==> job 7456: inputs <==
==> flow/design.v <==
module FDIVIDER(
    input  logic ACLK,
    input  logic RESTN,
    output logic SCLK,
    output logic TICK    
);
logic [3:0]count;
assign TICK = (count == 4'd4) && !SCLK;
always_ff@(posedge ACLK)begin
    if(!RESTN)begin
        count <= 0;
        SCLK <= 0;
    end else begin
        if(count == 4'd4)begin
            count <= 0;
            SCLK <= ~SCLK;
        end else begin
            count <= count +1;
        end
    end
end
endmodule
module FIFO_MANAGER(
    input logic Tx_full,
    input logic SS_full,
    input logic Tx_empty,
    input logic SS_empty,
    output logic FREADY_full,
    output logic FREADY_empty
);
always_comb begin : Full_empty_block
    if(Tx_full | SS_full)begin
        FREADY_full = 0;
    end else begin
        FREADY_full = 1;
    end
    if(Tx_empty | SS_empty) begin
        FREADY_empty = 0;
    end else begin
        FREADY_empty = 1;
    end
end
endmodule
module Async_Tx_FIFO #(
    parameter DATA_WIDTH = 32,
    parameter ADDR_WIDTH = 4  
)(
    input  logic [DATA_WIDTH-1:0] data_in,
    input  logic wr_en,
    input  logic rd_en,
    input  logic ACLK,    
    input  logic SCLK,    
    input  logic rst_n,
    output logic [DATA_WIDTH-1:0] data_out,
    output logic empty,
    output logic full
);
    logic [DATA_WIDTH-1:0] mem [0:(1<<ADDR_WIDTH)-1];
    logic [ADDR_WIDTH:0] wr_ptr_bin, rd_ptr_bin;
    logic [ADDR_WIDTH:0] wr_ptr_gry, rd_ptr_gry;
    logic [ADDR_WIDTH:0] wr_ptr_sync1, wr_ptr_sync2;
    logic [ADDR_WIDTH:0] rd_ptr_sync1, rd_ptr_sync2;
    always_ff @(posedge ACLK) begin
        if (!rst_n) begin
            wr_ptr_bin <= 0;
            wr_ptr_gry <= 0;
        end else if (wr_en && !full) begin
            wr_ptr_bin <= wr_ptr_bin + 1;
            wr_ptr_gry <= ((wr_ptr_bin + 1) >> 1) ^ (wr_ptr_bin + 1);
        end
    end
    always_ff @(posedge ACLK) begin
        if (rst_n && wr_en && !full)
            mem[wr_ptr_bin[ADDR_WIDTH-1:0]] <= data_in;
    end
    always_ff @(posedge ACLK) begin
        if (!rst_n) begin
            rd_ptr_bin <= 0;
            rd_ptr_gry <= 0;
            data_out   <= 0;
        end else if (SCLK && rd_en && !empty) begin
            rd_ptr_bin <= rd_ptr_bin + 1;
            rd_ptr_gry <= ((rd_ptr_bin + 1) >> 1) ^ (rd_ptr_bin + 1);
            data_out   <= mem[rd_ptr_bin[ADDR_WIDTH-1:0]];
        end
    end
    always_ff @(posedge ACLK) begin
        if (!rst_n) begin
            wr_ptr_sync1 <= 0;
            wr_ptr_sync2 <= 0;
        end else if (SCLK) begin
            wr_ptr_sync1 <= wr_ptr_gry;
            wr_ptr_sync2 <= wr_ptr_sync1;
        end
    end
    always_ff @(posedge ACLK) begin
        if (!rst_n) begin
            rd_ptr_sync1 <= 0;
            rd_ptr_sync2 <= 0;
        end else begin
            rd_ptr_sync1 <= rd_ptr_gry;
            rd_ptr_sync2 <= rd_ptr_sync1;
        end
    end
    assign empty = (wr_ptr_sync2 == rd_ptr_gry);
    assign full  = (wr_ptr_gry == {~rd_ptr_sync2[ADDR_WIDTH:ADDR_WIDTH-1], rd_ptr_sync2[ADDR_WIDTH-2:0]});
endmodule
module Async_SS_FIFO #(
    parameter DATA_WIDTH = 32,
    parameter ADDR_WIDTH = 4  
)(
    input  logic [DATA_WIDTH-1:0] data_in,
    input  logic wr_en,
    input  logic rd_en,
    input  logic ACLK,    
    input  logic SCLK,    
    input  logic rst_n,
    output logic [DATA_WIDTH-1:0] data_out,
    output logic empty,
    output logic full
);
    logic [DATA_WIDTH-1:0] mem [0:(1<<ADDR_WIDTH)-1];
    logic [ADDR_WIDTH:0] wr_ptr_bin, rd_ptr_bin;
    logic [ADDR_WIDTH:0] wr_ptr_gry, rd_ptr_gry;
    logic [ADDR_WIDTH:0] wr_ptr_sync1, wr_ptr_sync2;
    logic [ADDR_WIDTH:0] rd_ptr_sync1, rd_ptr_sync2;
    always_ff @(posedge ACLK) begin
        if (!rst_n) begin
            wr_ptr_bin <= 0;
            wr_ptr_gry <= 0;
        end else if (wr_en && !full) begin
            wr_ptr_bin <= wr_ptr_bin + 1;
            wr_ptr_gry <= ((wr_ptr_bin + 1) >> 1) ^ (wr_ptr_bin + 1);
        end
    end
    always_ff @(posedge ACLK) begin
        if (rst_n && wr_en && !full)
            mem[wr_ptr_bin[ADDR_WIDTH-1:0]] <= data_in;
    end
    always_ff @(posedge ACLK) begin
        if (!rst_n) begin
            rd_ptr_bin <= 0;
            rd_ptr_gry <= 0;
            data_out   <= 0;
        end else if (SCLK && rd_en && !empty) begin
            rd_ptr_bin <= rd_ptr_bin + 1;
            rd_ptr_gry <= ((rd_ptr_bin + 1) >> 1) ^ (rd_ptr_bin + 1);
            data_out   <= mem[rd_ptr_bin[ADDR_WIDTH-1:0]];
        end
    end
    always_ff @(posedge ACLK) begin
        if (!rst_n) begin
            wr_ptr_sync1 <= 0;
            wr_ptr_sync2 <= 0;
        end else if (SCLK) begin
            wr_ptr_sync1 <= wr_ptr_gry;
            wr_ptr_sync2 <= wr_ptr_sync1;
        end
    end
    always_ff @(posedge ACLK) begin
        if (!rst_n) begin
            rd_ptr_sync1 <= 0;
            rd_ptr_sync2 <= 0;
        end else begin
            rd_ptr_sync1 <= rd_ptr_gry;
            rd_ptr_sync2 <= rd_ptr_sync1;
        end
    end
    assign empty = (wr_ptr_sync2 == rd_ptr_gry);
    assign full  = (wr_ptr_gry == {~rd_ptr_sync2[ADDR_WIDTH:ADDR_WIDTH-1], rd_ptr_sync2[ADDR_WIDTH-2:0]});
endmodule
module AXI_SLAVE(
    input logic ACLK,
    input logic ARESETN,
    input logic [31:0]AWADDR,
    input logic AWVALID,
    output logic AWREADY,
    input logic [31:0]WDATA,
    input logic WVALID,
    output logic WREADY,
    output logic[1:0]BRESP,
    output logic BVALID,
    input logic BREADY,
    input logic FREADY_full,
    output logic wr_en,
    output logic[31:0]Tx_data_out,
    output logic[31:0]SS_data_out
);
 localparam logic [31:0] Tx_address = 32'h0;
 localparam logic [31:0] SS_address = 32'h2;
 typedef enum logic[1:0]{
    IDEAL,
    DECODE,
    EXECUTE
 } state_t;
typedef enum logic{
    START,
    OK
}phase_t;
logic ready;
logic [31:0]data_buffer_1;
logic [31:0]addr_buffr;
state_t state;
phase_t phase;
logic AWalrt;
logic Walrt;
always_ff@(posedge ACLK)begin : AXI_SLAVE
    if(!ARESETN)begin
        wr_en <= 0;
        state <= IDEAL;
        BRESP <= 2'b00;
        BVALID <= 0;
        Tx_data_out <= 0;
        SS_data_out <= 0;
    end else begin
        wr_en <= 0;
        case(state)
            IDEAL: begin
                BRESP <= 2'b00;
                if(ready) begin
                    state <= DECODE;
                end
            end
            DECODE:begin
                BRESP <= 2'b00;
                case(addr_buffr)
                    Tx_address: begin
                        Tx_data_out <= data_buffer_1;
                        BRESP <= 2'b00;
                    end
                    SS_address: begin
                        SS_data_out <= data_buffer_1;
                        BRESP <= 2'b00;
                    end
                    default: begin
                        BRESP <= 2'b10;
                    end
                endcase
                if(BVALID & BREADY) begin
                    BVALID <= 0;
                    state <= EXECUTE;
                end else begin
                    BVALID <= 1;
                end
            end
            EXECUTE:begin
                BVALID <= 0;
                wr_en <= (addr_buffr == Tx_address);  
                state <= IDEAL;
                BRESP <= 2'b00;
            end
            default: state <= IDEAL;
        endcase
    end
end
always_ff@(posedge ACLK)begin : handshake_block
    if(!ARESETN)begin
        phase <= START;
        ready <= 0;
        AWalrt <= 0;
        Walrt <= 0;
    end else begin
        case(phase)
            START:begin
                if(AWVALID & AWREADY) begin
                    AWalrt <= 1;  
                    addr_buffr <= AWADDR;
                 end
                if(WVALID & WREADY)begin
                    Walrt <= 1;     
                    data_buffer_1 <= WDATA;
                end
                if(AWalrt & Walrt) begin    
                ready <= 1; 
                phase <= OK;
                end
            end
            OK:begin
                ready <= 0;
                AWalrt <= 0;
                Walrt <= 0;
                if(BVALID & BREADY) begin  
                    phase <= START; 
                end
            end
        endcase
    end
end
always_comb begin : ready_block
    if(FREADY_full && (phase == START) && (state == IDEAL) && !wr_en)begin
        AWREADY = !AWalrt;
        WREADY = !Walrt;
    end else begin
        AWREADY = 0;
        WREADY = 0;
    end
end
endmodule
module DATA_BUFFER(
    input logic[31:0] din_1,
    input logic[31:0]din_2,
    input logic go,
    input logic ACLK,
    input logic SCLK,
    input logic ARESETN,
    input logic SRESP,
    output logic DREADY,
    output logic [33:0]dout
);
typedef enum logic[2:0]{
    IDEAL,
    WAIT_FIFO,
    FETCH,
    CONCATENATE,
    VALIDATE
} state_t;
logic [31:0] SS_buffer_1;
logic [1:0] SS_buffer_2;
state_t state;
always_ff@(posedge ACLK) begin : data_fetch_block
    if(!ARESETN)begin
        state <= IDEAL;
        DREADY <= 0;
    end else if(SCLK) begin
        case(state)
            IDEAL:begin
                DREADY <= 0;
                if(go) begin
                    state <= WAIT_FIFO;
                end
            end
            WAIT_FIFO: begin
                state <= FETCH;
            end
            FETCH:begin
                SS_buffer_1 <= din_1;
                SS_buffer_2 <= din_2[1:0];
                state <= CONCATENATE;
            end
            CONCATENATE:begin
                dout <= {SS_buffer_2,SS_buffer_1};
                state <= VALIDATE;
                DREADY <= 1;
            end
            VALIDATE:begin
                if(DREADY & SRESP)begin
                    state <= IDEAL;
                end
            end
            default: state <= IDEAL;
        endcase
    end
end
endmodule
module SPI_MASTER(
    input logic ACLK,
    input logic FSCLK,
    input logic FTICK,
    input logic ARESETN,
    input logic FREADY_empty,
    input logic DREADY,
    input logic [33:0] din,
    output logic go,
    output logic SRESP,
    output logic rd_en,
    output logic[1:0]SS,
    output logic MOSI,
    output logic SCLK,
    input logic MISO
);
typedef enum logic[2:0]{
    IDEAL,
    WAIT_FIFO,
    FETCH,
    START,
    DONE,
    VALIDATE
} state_t;
logic [5:0]count;
logic [31:0] data_buffer_3;
logic [1:0] data_buffer_4;
state_t state;
assign SCLK = (state == START && count != 6'd0) ? FSCLK : 0;
always_ff@(posedge ACLK) begin : main_FSM_block
    if(!ARESETN)begin
        state <= IDEAL;
        count <= 0;
        rd_en <= 0;
        go <= 0;
        SRESP <= 0;
        SS <= 0;
        MOSI <= 0;
    end else if(FTICK) begin
        case(state)
            IDEAL:begin
                go <= 0;
                if(FREADY_empty)begin
                    go <= 1;
                    rd_en <= 1;
                    state <= WAIT_FIFO;
                    count <= 0;
                end
            end
            WAIT_FIFO:begin
                rd_en <= 0;
                go <= 0;
                state <=FETCH;
            end
            FETCH:begin
                if(DREADY) begin
                    data_buffer_3 <= din[31:0];
                    data_buffer_4 <= din[33:32];
                    SS <= din[33:32];
                    state <= START;
                end
            end
            START:begin
                if(count == 6'd32) begin
                    state <= DONE;
                end else begin
                    if(DREADY) begin
                        MOSI <= data_buffer_3[31];
                        data_buffer_3 <= {data_buffer_3[30:0],1'b0};
                        count <= count +1;
                    end
                end
            end
            DONE: begin
                SRESP <= 1;
                state <= VALIDATE;
            end
            VALIDATE:begin
                SRESP <= 0;
                state <= IDEAL;
            end
            default: state <= IDEAL;
        endcase
    end
end
endmodule
module Module_Wrapper (
    input logic ACLK,
    input logic ARESETN,
    input  logic [31:0] AWADDR,
    input  logic AWVALID,
    output logic AWREADY,
    input  logic [31:0] WDATA,
    input  logic WVALID,
    output logic WREADY,
    output logic [1:0] BRESP,
    output logic BVALID,
    input  logic BREADY,
    output logic [1:0] SS,
    output logic MOSI,
    output logic SCLK,
    input  logic MISO
);
    logic sclk_int, sclk_tick;
    logic fready_full, fready_empty;
    logic wr_en, rd_en;
    logic [31:0] tx_data_bus, ss_data_bus;
    logic [31:0] fifo_tx_out, fifo_ss_out;
    logic [33:0] data_to_master;
    logic go, dready, sresp;
    logic tx_full, tx_empty, ss_full, ss_empty;
    FDIVIDER fdiv_inst (
        .ACLK(ACLK),
        .RESTN(ARESETN),
        .SCLK(sclk_int),
        .TICK(sclk_tick)
    );
    AXI_SLAVE axi_inst (
        .ACLK(ACLK),
        .ARESETN(ARESETN),
        .AWADDR(AWADDR), .AWVALID(AWVALID), .AWREADY(AWREADY),
        .WDATA(WDATA), .WVALID(WVALID), .WREADY(WREADY),
        .BRESP(BRESP), .BVALID(BVALID), .BREADY(BREADY),
        .FREADY_full(fready_full),
        .wr_en(wr_en),
        .Tx_data_out(tx_data_bus),
        .SS_data_out(ss_data_bus)
    );
    Async_Tx_FIFO tx_fifo_inst (
        .ACLK(ACLK),
        .SCLK(sclk_tick),
        .rst_n(ARESETN),
        .data_in(tx_data_bus),
        .wr_en(wr_en),
        .rd_en(rd_en),
        .data_out(fifo_tx_out),
        .full(tx_full),
        .empty(tx_empty)
    );
    Async_SS_FIFO ss_fifo_inst (
        .ACLK(ACLK),
        .SCLK(sclk_tick),
        .rst_n(ARESETN),
        .data_in(ss_data_bus),
        .wr_en(wr_en),
        .rd_en(rd_en),
        .data_out(fifo_ss_out),
        .full(ss_full),
        .empty(ss_empty)
    );
    FIFO_MANAGER fifo_mgmt_inst (
        .Tx_full(tx_full), .SS_full(ss_full),
        .Tx_empty(tx_empty), .SS_empty(ss_empty),
        .FREADY_full(fready_full), .FREADY_empty(fready_empty)
    );
    DATA_BUFFER dbuff_inst (
        .din_1(fifo_tx_out), .din_2(fifo_ss_out),
        .go(go), .ACLK(ACLK), .SCLK(sclk_tick), .ARESETN(ARESETN),
        .SRESP(sresp), .DREADY(dready),
        .dout(data_to_master)
    );
    SPI_MASTER master_inst (
        .ACLK(ACLK), .FSCLK(sclk_int), .FTICK(sclk_tick), .ARESETN(ARESETN),
        .FREADY_empty(fready_empty),
        .DREADY(dready), .din(data_to_master),
        .go(go), .SRESP(sresp), .rd_en(rd_en),
        .SS(SS), .MOSI(MOSI), .SCLK(SCLK), .MISO(MISO)
    );
endmodule
==> flow/run.sh <==
#!/bin/bash
# the make line also repeats each setting of config.mk as NAME=value (left out here)
make -C /OpenROAD-flow-scripts/flow DESIGN_CONFIG=/design/flow/config.mk WORK_HOME=/design/flow/orfs CLKGATE_MAP_FILE= finish
==> flow/config.mk <==
export PLATFORM = sky130hd
export DESIGN_NAME = Module_Wrapper
export DESIGN_NICKNAME = Module_Wrapper
export VERILOG_FILES = /design/flow/design.v
export SDC_FILE = /design/flow/constraint.sdc
export NUM_CORES = 4
export LEC_CHECK = 0
export CAP_MARGIN = 20
export CELL_PAD_IN_SITES_DETAIL_PLACEMENT = 2
export CELL_PAD_IN_SITES_GLOBAL_PLACEMENT = 3
export CORE_ASPECT_RATIO = 0.57
export CORE_MARGIN = 5
export CORE_UTILIZATION = 48
export CTS_CLUSTER_DIAMETER = 34
export GPL_ROUTABILITY_DRIVEN = 0
export GPL_TIMING_DRIVEN = 1
export MAX_ROUTING_LAYER = met4
export SLEW_MARGIN = 20
export TNS_END_PERCENT = 95
==> flow/constraint.sdc <==
create_clock -name core_clock -period 7.0 [get_ports {ACLK}]
set_input_delay 1.4000 -clock core_clock [delete_from_list [all_inputs] [get_ports {ACLK}]]
set_output_delay 1.4000 -clock core_clock [all_outputs]
set_load 0.01 [all_outputs]
==> inputs of job 9390, as changes to job 7456 <==
==> flow/config.mk (replaced) <==
export PLATFORM = sky130hd
export DESIGN_NAME = Module_Wrapper
export DESIGN_NICKNAME = Module_Wrapper
export VERILOG_FILES = /design/flow/design.v
export SDC_FILE = /design/flow/constraint.sdc
export NUM_CORES = 4
export LEC_CHECK = 0
export CAP_MARGIN = 20
export CORE_MARGIN = 2
export CORE_UTILIZATION = 72
export CTS_CLUSTER_SIZE = 43
export SETUP_SLACK_MARGIN = 0.46
export SLEW_MARGIN = 20
==> flow/constraint.sdc (replaced) <==
create_clock -name core_clock -period 3.56 [get_ports {ACLK}]
set_input_delay 0.7120 -clock core_clock [delete_from_list [all_inputs] [get_ports {ACLK}]]
set_output_delay 0.7120 -clock core_clock [all_outputs]
set_load 0.01 [all_outputs]
==> inputs of job 3540, as changes to job 7456 <==
==> flow/config.mk (replaced) <==
export PLATFORM = sky130hd
export DESIGN_NAME = Module_Wrapper
export DESIGN_NICKNAME = Module_Wrapper
export VERILOG_FILES = /design/flow/design.v
export SDC_FILE = /design/flow/constraint.sdc
export NUM_CORES = 4
export LEC_CHECK = 0
export CAP_MARGIN = 20
export CORE_MARGIN = 2
export CORE_UTILIZATION = 72
export SETUP_SLACK_MARGIN = -0.11
export SLEW_MARGIN = 20
==> flow/constraint.sdc (replaced) <==
create_clock -name core_clock -period 2.14 [get_ports {ACLK}]
set_input_delay 0.4280 -clock core_clock [delete_from_list [all_inputs] [get_ports {ACLK}]]
set_output_delay 0.4280 -clock core_clock [all_outputs]
set_load 0.01 [all_outputs]
==> inputs of job 2712, as changes to job 7456 <==
==> flow/config.mk (replaced) <==
export PLATFORM = sky130hd
export DESIGN_NAME = Module_Wrapper
export DESIGN_NICKNAME = Module_Wrapper
export VERILOG_FILES = /design/flow/design.v
export SDC_FILE = /design/flow/constraint.sdc
export NUM_CORES = 4
export LEC_CHECK = 0
export CAP_MARGIN = 20
export CORE_MARGIN = 2
export CORE_UTILIZATION = 70
export SETUP_SLACK_MARGIN = 0.55
export SLEW_MARGIN = 20
==> flow/constraint.sdc (replaced) <==
create_clock -name core_clock -period 2.18 [get_ports {ACLK}]
set_input_delay 0.4360 -clock core_clock [delete_from_list [all_inputs] [get_ports {ACLK}]]
set_output_delay 0.4360 -clock core_clock [all_outputs]
set_load 0.01 [all_outputs]
==> results <==
Job 9390 finished clean. Job 2712 ran to the end with violations: negative setup slack. Job 7456 completed without violations. Job 3540 reached the layout checks and failed them: negative setup slack. Of job 2712 and job 9390, job 2712 has the higher sequential power (gap 63%, measured against job 9390). Utilization, lowest first: job 7456, job 9390, job 3540, job 2712. Synthesized cell count is the same in job 7456 and job 9390. First-iteration DRC count: job 3540 < job 7456 < job 9390 < job 2712. Power: job 2712 > job 3540 > job 9390 > job 7456. Synthesized area is the same in job 3540 and job 9390. In job 2712 the non-clock buffer count is higher than in job 9390, by 120. Wire length: job 7456 > job 2712 > job 3540 > job 9390. Critical path depth: job 2712 is higher than job 9390 (1).
==> figures <==
	job 3540	job 7456	job 9390	job 2712
Outcome	finished with violations	timing/DRC/antenna clean	timing/DRC/antenna clean	finished with violations
Violated checks	negative setup slack	-	-	negative setup slack
Startpoint of the worst register-to-register path	tx_fifo_inst.rd_ptr_sync2[4]$_SDFF_PN0_	tx_fifo_inst.wr_ptr_gry[2]$_SDFFE_PN0P_	tx_fifo_inst.wr_ptr_gry[0]$_SDFFE_PN0P_	axi_inst.addr_buffr[17]$_DFFE_PP_
Number of antenna repair diodes	0	1	0	0
Full die area	0.0488 mm²	0.0762 mm²	0.0488 mm²	0.0501 mm²
Placeable core area	0.0465 mm²	0.0698 mm²	0.0465 mm²	0.0477 mm²
Sink of the worst hold path	ss_fifo_inst.wr_ptr_sync2[1]$_SDFFE_PN0P_	dbuff_inst.dout[29]$_DFFE_PP_	dbuff_inst.dout[26]$_DFFE_PP_	master_inst.count[1]$_SDFFE_PN0P_
Final core utilization	0.841	0.569	0.827	0.870
Routability cong.	0.753	-	0.749	0.766
Multi-Input Combinational	894	894	894	895
End of the worst register-to-register path	tx_fifo_inst.mem[9][23]$_DFFE_PP_	tx_fifo_inst.mem[8][30]$_DFFE_PP_	tx_fifo_inst.mem[6][12]$_DFFE_PP_	axi_inst.Tx_data_out[4]$_SDFFE_PN0P_
Comb gate area	0.00861 mm²	0.00845 mm²	0.00854 mm²	0.00923 mm²
Routed wire length per instance	26.8 µm	32.2 µm	26.8 µm	32.0 µm
Non-clock buffering overhead	0.0495	0.0270	0.0356	0.0856
Instance count on the critical path	6	6	6	7
Wire length on met1	28.5 mm	43.1 mm	28.1 mm	31.9 mm
IR drop worst, VDD	1150 µV	245 µV	527 µV	905 µV
Switching share of power	0.190	0.218	0.194	0.199
Clock group share of total power	0.432	0.512	0.431	0.451
Clock skew	0.0217 ns	0.0236 ns	0.0245 ns	0.0343 ns
Switching power	0.00641 W	0.00262 W	0.00392 W	0.00686 W
Power is estimated from default activity; no workload was simulated.
